// bf16_unit
module bf16_unit
# (parameter G = 6) (
    input  clk,
    input  reset,
    input  [15:0] in1,
    input  [15:0] in2,
    input  [15:0] in3,
    input  [15:0] in4,
    input  [15:0] in5,
    input  [15:0] in6,
    input  [15:0] in7,
    input  [15:0] in8,
    input  [15:0] in9,
    input  [15:0] in10,
    input  [15:0] in11,
    input  [15:0] in12,
    input  [15:0] in13,
    input  [15:0] in14,
    input  [15:0] in15,
    input  [15:0] in16,
    input  [15:0] in17,
    input  [15:0] in18,
    input  [4:0] funct5,
    output wire [15:0] result
);
Size: roughly 19000 cells after synthesis, ~310 I/O pins, ~0.17 mm^2 of cells after synthesis.
clock: 4.39 ns
lec_check: 0
abc_area: 0
cap_margin: 20
core_aspect_ratio: 0.93
core_margin: 2
core_utilization: 72
cts_cluster_diameter: 191
gpl_routability_driven: 1
max_routing_layer: met4
place_density_lb_addon: 0.02
setup_slack_margin: 1.26
slew_margin: 5
run.sh (not shown) runs the stock make flow with config.mk's settings and CLKGATE_MAP_FILE=.
The baseline finished but failed the layout checks on setup timing.
Then changed:
==> flow/config.mk (replaced) <==
export PLATFORM = sky130hd
export DESIGN_NAME = bf16_unit
export DESIGN_NICKNAME = bf16_unit
export VERILOG_FILES = /design/flow/design.v
export SDC_FILE = /design/flow/constraint.sdc
export NUM_CORES = 4
export LEC_CHECK = 0
export CAP_MARGIN = 20
export CORE_MARGIN = 2
export CORE_UTILIZATION = 40
export PLACE_DENSITY = 0.6
export SLEW_MARGIN = 20
==> flow/constraint.sdc (replaced) <==
create_clock -name core_clock -period 7.67 [get_ports {clk}]
set_input_delay 1.5340 -clock core_clock [delete_from_list [all_inputs] [get_ports {clk}]]
set_output_delay 1.5340 -clock core_clock [all_outputs]
set_load 0.01 [all_outputs]
After rerunning: The changed run completed without violations; worst setup slack improves by 1.3 ns; cell count increases by 8.8%; synthesized area does not change; first-iteration DRC count decreases by 47%.
Then changed:
--- a/flow/config.mk
+++ b/flow/config.mk
@@ -9,3 +9,4 @@
 export CORE_MARGIN = 2
-export CORE_UTILIZATION = 40
+export CORE_UTILIZATION = 72
+export CTS_CLUSTER_DIAMETER = 260
 export PLACE_DENSITY = 0.6
==> flow/constraint.sdc (replaced) <==
create_clock -name core_clock -period 6.18 [get_ports {clk}]
set_input_delay 1.2360 -clock core_clock [delete_from_list [all_inputs] [get_ports {clk}]]
set_output_delay 1.2360 -clock core_clock [all_outputs]
set_load 0.01 [all_outputs]
Global-route usage goes up by 16 points. Count of clock-buffer cells in the layout goes down by 16. Hold slack gains 0.022 ns.
Then changed:
--- a/flow/config.mk
+++ b/flow/config.mk
@@ -9,4 +9,3 @@
 export CORE_MARGIN = 2
-export CORE_UTILIZATION = 72
-export CTS_CLUSTER_DIAMETER = 260
+export CORE_UTILIZATION = 70
 export PLACE_DENSITY = 0.6
==> flow/constraint.sdc (replaced) <==
create_clock -name core_clock -period 6.24 [get_ports {clk}]
set_input_delay 1.2480 -clock core_clock [delete_from_list [all_inputs] [get_ports {clk}]]
set_output_delay 1.2480 -clock core_clock [all_outputs]
set_load 0.01 [all_outputs]
What happened: Cell count rises by 0.58%. Sequential share of layout area is about the same. Clock-buffer cell count rises by 3. Synthesized cell count stays the same. Utilization falls by 1.9 points. Area after synthesis is unchanged. Final area barely changes. Routed wire length falls by 0.35%.
Then changed:
==> flow/constraint.sdc (replaced) <==
create_clock -name core_clock -period 6.22 [get_ports {clk}]
set_input_delay 1.2440 -clock core_clock [delete_from_list [all_inputs] [get_ports {clk}]]
set_output_delay 1.2440 -clock core_clock [all_outputs]
set_load 0.01 [all_outputs]
Effect: Clock skew increases by 0.0053 ns. Die size is unchanged. Total power barely changes.

========
Starting RTL as in the previous note.
clock: 9.0 ns
lec_check: 0
cap_margin: 20
cell_pad_in_sites_detail_placement: 2
core_margin: 5
core_utilization: 40
place_density: 0.6
slew_margin: 20
The starting point aborted during global routing (5_1_grt), error ODB-0269.
==> next run, changes <==
Settings changed: CELL_PAD_IN_SITES_DETAIL_PLACEMENT 2 to not set, CORE_MARGIN 5 to 2, CORE_UTILIZATION 40 to 9.
Clock period 9.0 ns to 11.4 ns, I/O delays scaled along.
The new run finished clean. Synthesized cell count stays the same. Area after synthesis does not change. Die size rises to 4.3 times its value.
==> next run, changes <==
Settings changed: CAP_MARGIN 20 to 15, CORE_UTILIZATION 9 to 72.
Clock period 11.4 ns to 5.24 ns, I/O delays scaled along.
The changed run finished but failed the layout checks on setup timing.
Sequential power climbs by well over a third.
Die size goes down by well over a third.
Cell count fell by well over a third.
Clock power goes up by well over a third.
==> next run, changes <==
Settings changed: CAP_MARGIN 15 to 20, CORE_UTILIZATION 72 to 21.
Clock period 5.24 ns to 13.5 ns, I/O delays scaled along.
=> The changed run produced a clean layout. Sequential share of layout area drops by 1.7 points. Clock power decreases by about 60%. Count of clock-buffer cells in the layout fell by 2. Register-to-register slack is better by 8100 ps. Power fell by 61%.
==> next run, changes <==
Settings changed: CORE_UTILIZATION 21 to 45.
Clock period 13.5 ns to 7.67 ns, I/O delays scaled along.
Effect: Power went up by 78%. Cell count went down by 19%. Final area went down by 3.6%. Sequential cell count stays the same. First-iteration DRC count went down by 3.6%. Non-clock buffer count went down by 4. Die area went down by 53%. Synthesized area is unchanged. Combinational power went up by 76%.
==> next run, changes <==
Settings changed: CORE_UTILIZATION 45 to 72, PLACE_DENSITY 0.6 to 0.42.
Clock period 7.67 ns to 7.25 ns, I/O delays scaled along.
Worst setup slack improved by 62 ps.
Worst hold slack got worse by 9.7 ps.
Power is higher by 4.7%.
Sequential power is higher by about 6%.
Final cell count is lower by 7.7%.
Area after synthesis stays the same.

========
Starting RTL as in the previous note.
clock: 13.4 ns
lec_check: 0
abc_area: 0
cap_margin: 20
core_aspect_ratio: 0.78
core_margin: 2
core_utilization: 71
gpl_timing_driven: 1
max_routing_layer: met4
place_density_lb_addon: 0.21
slew_margin: 20
Edit:
Settings changed: ABC_AREA 0 to unset, CORE_ASPECT_RATIO 0.78 to unset, CTS_CLUSTER_SIZE set to 14, GPL_TIMING_DRIVEN 1 to unset, MAX_ROUTING_LAYER met4 to unset, PLACE_DENSITY_LB_ADDON 0.21 to unset.
Clock period 13.4 ns to 5.92 ns, I/O delays scaled along.
Result: Cell count is about the same; critical path depth climbs by 2; power climbs by well over a third; final area hardly moves.
Edit:
Settings changed: CORE_UTILIZATION 71 to 72, CTS_CLUSTER_DIAMETER set to 67, PLACE_DENSITY set to 0.4.
Clock period 5.92 ns to 4.82 ns, I/O delays scaled along.
Outcome: The new run ran to the end with violations: setup timing; global-route usage grows by 0.46 points; utilization grows by 0.26 points; cell area shrinks by 0.89%; register-to-register slack degrades by 0.80 ns; area after synthesis stays the same; combinational power grows by 25%; setup slack degrades by 0.56 ns.
Edit:
Settings changed: SETUP_SLACK_MARGIN set to 1.37.
After rerunning:
- The new run completed, yet does not pass: antenna rules, setup timing
- hold slack got worse by 0.013 ns
- cell area went up by 3.1%
- via count increases by 3.8%
- die size is unchanged
- cell count increases by 0.87%
- power went up by 2.0%

========
== wip/zinc ==
bf16_unit again, from the RTL that the note above started with.
Settings: LEC_CHECK=0, ABC_AREA=0, CAP_MARGIN=25, CELL_PAD_IN_SITES_DETAIL_PLACEMENT=1, CELL_PAD_IN_SITES_GLOBAL_PLACEMENT=3, CORE_ASPECT_RATIO=1.08, CORE_MARGIN=2, CORE_UTILIZATION=42, CTS_CLUSTER_DIAMETER=80, CTS_CLUSTER_SIZE=22, GPL_ROUTABILITY_DRIVEN=1, GPL_TIMING_DRIVEN=1, HOLD_SLACK_MARGIN=0.18, MAX_ROUTING_LAYER=met4, PLACE_DENSITY=0.4, SLEW_MARGIN=30, TNS_END_PERCENT=75; clock period 13.8 ns.
wip/zinc completed every stage of the flow, and the final layout passed the timing, DRC and antenna checks.
Edits applied to the flow inputs when going from wip/zinc to wip/garnet:
==> flow/config.mk <==
export PLATFORM = sky130hd
export DESIGN_NAME = bf16_unit
export DESIGN_NICKNAME = bf16_unit
export VERILOG_FILES = /design/flow/design.v
export SDC_FILE = /design/flow/constraint.sdc
export NUM_CORES = 4
export LEC_CHECK = 0
export ABC_AREA = 0
export CAP_MARGIN = 20
export CORE_ASPECT_RATIO = 0.52
export CORE_MARGIN = 2
export CORE_UTILIZATION = 72
export CTS_CLUSTER_DIAMETER = 80
export GPL_ROUTABILITY_DRIVEN = 1
export SETUP_SLACK_MARGIN = 0.66
export SLEW_MARGIN = 20
==> flow/constraint.sdc <==
create_clock -name core_clock -period 5.15 [get_ports {clk}]
set_input_delay 1.0300 -clock core_clock [delete_from_list [all_inputs] [get_ports {clk}]]
set_output_delay 1.0300 -clock core_clock [all_outputs]
set_load 0.01 [all_outputs]
Results
Largest stage delay on the critical path ends up lower on wip/garnet.
Among wip/garnet and wip/zinc, a clean, completed layout was produced by wip/zinc alone.
From the logs: wip/garnet reached the end of the flow and failed the layout checks with setup timing.
Total global-route track usage: wip/garnet and wip/zinc compared, lower one is wip/zinc
Delta (wip/garnet minus wip/zinc): sequential share of cell area lower; clock buffer count higher.
Changes observed in wip/garnet relative to wip/zinc: final worst setup slack went down by 5.61 ns, final hold slack about even.
Of the two values seen for destination of the critical timing path, result[1] was produced by wip/zinc and result[8] by wip/garnet.
wip/zinc has higher worst slew margin relative to its limit than wip/garnet.
Power consumption delta for wip/garnet relative to wip/zinc: about 200% higher
The following lists how wip/amber was set up differently from wip/garnet:
diff --git a/flow/config.mk b/flow/config.mk
--- a/flow/config.mk
+++ b/flow/config.mk
@@ -9,3 +9,3 @@
 export CAP_MARGIN = 20
-export CORE_ASPECT_RATIO = 0.52
+export CORE_ASPECT_RATIO = 0.93
 export CORE_MARGIN = 2
@@ -14,3 +14,5 @@
 export GPL_ROUTABILITY_DRIVEN = 1
-export SETUP_SLACK_MARGIN = 0.66
+export MAX_ROUTING_LAYER = met4
+export PLACE_DENSITY_LB_ADDON = 0.02
+export SETUP_SLACK_MARGIN = 1.26
 export SLEW_MARGIN = 20
==> flow/constraint.sdc <==
create_clock -name core_clock -period 4.39 [get_ports {clk}]
set_input_delay 0.8780 -clock core_clock [delete_from_list [all_inputs] [get_ports {clk}]]
set_output_delay 0.8780 -clock core_clock [all_outputs]
set_load 0.01 [all_outputs]
==> comparison <==
Although it ran to completion, wip/amber produced a layout that fails the final checks because of setup timing. Layout overhead on the synthesized area sits higher in wip/amber than in wip/garnet. | final-report max-slew violation count | wip/garnet vs wip/amber | ≈ equal |. The placement row count reported for wip/amber is greater than that of wip/garnet by 43. In the metrics for wip/garnet and wip/amber, the one carrying the higher combinational power is wip/amber. Looking only at final clock period utilization by the worst path, and setting everything else aside, the higher value of wip/garnet and wip/amber goes to wip/amber. Sort wip/garnet and wip/amber by fraction of power spent switching nets, ascending, and wip/amber comes first. Looking at fraction of area in registers across wip/garnet and wip/amber, the one that comes out higher is wip/garnet. The count of cells resized by post-cts repair of wip/amber exceeds that of wip/garnet by 281. wip/amber vs wip/garnet, total instance count after detailed placement went up by about 0.5%. Summary of the comparison: global routing usage on met1 is lower in wip/amber, relative to wip/garnet. wip/amber falls short of wip/garnet in number of vias after detailed routing.
Edits applied to the flow inputs when going from wip/amber to wip/delta:
diff --git a/flow/config.mk b/flow/config.mk
--- a/flow/config.mk
+++ b/flow/config.mk
@@ -9,10 +9,8 @@
 export CAP_MARGIN = 20
-export CORE_ASPECT_RATIO = 0.93
+export CORE_ASPECT_RATIO = 0.52
 export CORE_MARGIN = 2
-export CORE_UTILIZATION = 72
+export CORE_UTILIZATION = 71
 export CTS_CLUSTER_DIAMETER = 80
 export GPL_ROUTABILITY_DRIVEN = 1
-export MAX_ROUTING_LAYER = met4
-export PLACE_DENSITY_LB_ADDON = 0.02
-export SETUP_SLACK_MARGIN = 1.26
+export SETUP_SLACK_MARGIN = 0.66
 export SLEW_MARGIN = 20
==> flow/constraint.sdc <==
create_clock -name core_clock -period 7.44 [get_ports {clk}]
set_input_delay 1.4880 -clock core_clock [delete_from_list [all_inputs] [get_ports {clk}]]
set_output_delay 1.4880 -clock core_clock [all_outputs]
set_load 0.01 [all_outputs]
Notes after the runs:
Summary of wip/amber and wip/delta: one run falls short of a clean finish, namely wip/amber. wip/amber had finished all stages when the layout checks came back failing, citing setup timing. Against wip/amber, wip/delta reports a total die size that is higher. A path category of the worst min-delay check of flip-flop to flip-flop is what wip/delta shows, while input port to flip-flop belongs to wip/amber. Summary of wip/delta over wip/amber: number of cells on the worst hold path shows a reduction of 1, remaining max-slew budget at the tightest pin fell by 1.9 points, met3 wirelength from detailed routing shows an increase of 58%, met3 track demand over resource in global routing rose by 6.4 points, maximum cell stage delay along the critical path fell 0.04 ns. Sequential portion of the cell area, wip/delta and wip/amber: larger value in wip/delta. Higher final sum of negative setup slack was reported by wip/delta, not wip/amber. met2 as the global-route layer with the greatest usage was reported by wip/amber, and met1 by wip/delta. Post-synthesis instance total of wip/delta is on par with wip/amber. Diff wip/amber..wip/delta | count of library flops with an enable pin | unchanged. wip/delta vs wip/amber: total power down by more than a quarter.
Here is what was changed in the inputs of wip/sierra compared with wip/delta.
diff --git a/flow/config.mk b/flow/config.mk
--- a/flow/config.mk
+++ b/flow/config.mk
@@ -11,6 +11,8 @@
 export CORE_MARGIN = 2
-export CORE_UTILIZATION = 71
+export CORE_UTILIZATION = 66
 export CTS_CLUSTER_DIAMETER = 80
+export CTS_CLUSTER_SIZE = 26
 export GPL_ROUTABILITY_DRIVEN = 1
-export SETUP_SLACK_MARGIN = 0.66
+export HOLD_SLACK_MARGIN = 0.18
+export SETUP_SLACK_MARGIN = -0.59
 export SLEW_MARGIN = 20
==> flow/constraint.sdc <==
create_clock -name core_clock -period 8.6 [get_ports {clk}]
set_input_delay 1.7200 -clock core_clock [delete_from_list [all_inputs] [get_ports {clk}]]
set_output_delay 1.7200 -clock core_clock [all_outputs]
set_load 0.01 [all_outputs]
Findings:
Post-place instance area of wip/delta is on par with wip/sierra.
The core of wip/sierra is less densely filled than that of wip/delta.
wip/sierra — non-clock buffer count 1.3% lower, wip/delta as reference
Changes observed in wip/sierra relative to wip/delta: deepest level of the CTS H-tree dropped 1, power now smaller.
wip/sierra reached the end of the flow, and the finished layout is clean on the timing, DRC and antenna checks.

========
Setup of onyx:
Starting RTL as in the previous note.
==> flow/config.mk <==
export PLATFORM = sky130hd
export DESIGN_NAME = bf16_unit
export DESIGN_NICKNAME = bf16_unit
export VERILOG_FILES = /design/flow/design.v
export SDC_FILE = /design/flow/constraint.sdc
export NUM_CORES = 4
export LEC_CHECK = 0
export ABC_AREA = 0
export CAP_MARGIN = 20
export CORE_ASPECT_RATIO = 0.52
export CORE_MARGIN = 2
export CORE_UTILIZATION = 61
export CTS_CLUSTER_DIAMETER = 80
export CTS_CLUSTER_SIZE = 26
export GPL_ROUTABILITY_DRIVEN = 1
export HOLD_SLACK_MARGIN = 0.18
export SLEW_MARGIN = 20
==> flow/constraint.sdc <==
create_clock -name core_clock -period 5.84 [get_ports {clk}]
set_input_delay 1.1680 -clock core_clock [delete_from_list [all_inputs] [get_ports {clk}]]
set_output_delay 1.1680 -clock core_clock [all_outputs]
set_load 0.01 [all_outputs]
Both conditions hold for onyx: the flow ran to the end and the final layout passed the timing, DRC and antenna checks.
> inputs changed (onyx -> willow)
Settings: ABC_AREA: 0 -> 1; CORE_UTILIZATION: 61 -> 42; PLACE_DENSITY: unset -> 0.4.
Notes after the runs:
- Looking at the reports, willow completed the entire flow and the layout it produced met the timing, DRC and antenna checks.
- The tightest hold margin of willow was inferior to that of onyx.
- Global-route met3 utilization delta for willow relative to onyx: 3.8 points lower
- Delta (willow minus onyx): post-cts hold buffer count flat; sequential share of layout area down 2.4 points.
Here is what was changed in the inputs of violet compared with willow.
Settings: SLEW_MARGIN changed from 20 to 5; CTS_CLUSTER_DIAMETER changed from 80 to 224; SETUP_SLACK_MARGIN newly set to 1.73; ABC_AREA changed from 1 to 0; PLACE_DENSITY removed (was 0.4); CORE_UTILIZATION changed from 42 to 61.
--- outcome ---
violet: overall routing resource usage higher than willow. violet consumes less power than willow does. Die span in x, willow and violet, higher one = willow. Re placed standard-cell area: willow and violet aren't equal, and the lower value belongs to violet.
Edits applied to the flow inputs when going from violet to quartz:
Settings: removing CTS_CLUSTER_DIAMETER (formerly 224); removing ABC_AREA (formerly 0); removing CORE_ASPECT_RATIO (formerly 0.52); changing SLEW_MARGIN from 5 to 20; removing CTS_CLUSTER_SIZE (formerly 26); removing SETUP_SLACK_MARGIN (formerly 1.73); setting PLACE_DENSITY to 0.6 for the first time; removing HOLD_SLACK_MARGIN (formerly 0.18); removing GPL_ROUTABILITY_DRIVEN (formerly 1); changing CORE_UTILIZATION from 61 to 55; changing the clock period (ns, I/O delays scaled along) from 5.84 to 6.68.
--- outcome ---
[quartz] largest driver fanout on the critical path rose 8 relative to violet. Re summed negative setup slack over all endpoints: no difference whatsoever between quartz and violet. Diff violet -> quartz: number of antenna violations at the first check in global routing up about 60%; chip footprint shows an increase of about 11%; worst setup slack lower; sequential cell area share shrank by 0.64 points; total power draw rose 7.9%. As far as wire length of the first global-routing pass is concerned, violet and quartz perform about the same. Proportion of cell area occupied by multi-input gates came out lower on quartz than on violet. quartz ended with less total number of vias than violet. sky130_fd_sc_hd__or4_4 as the slowest cell on the critical path was reported by violet, and sky130_fd_sc_hd__or4_1 by quartz. violet reports its most crowded layer after global routing as met1 while quartz reports met2. Lower global-route usage among violet and quartz: quartz.
Power figures rest on the tool's default switching activity, not on a simulated workload.
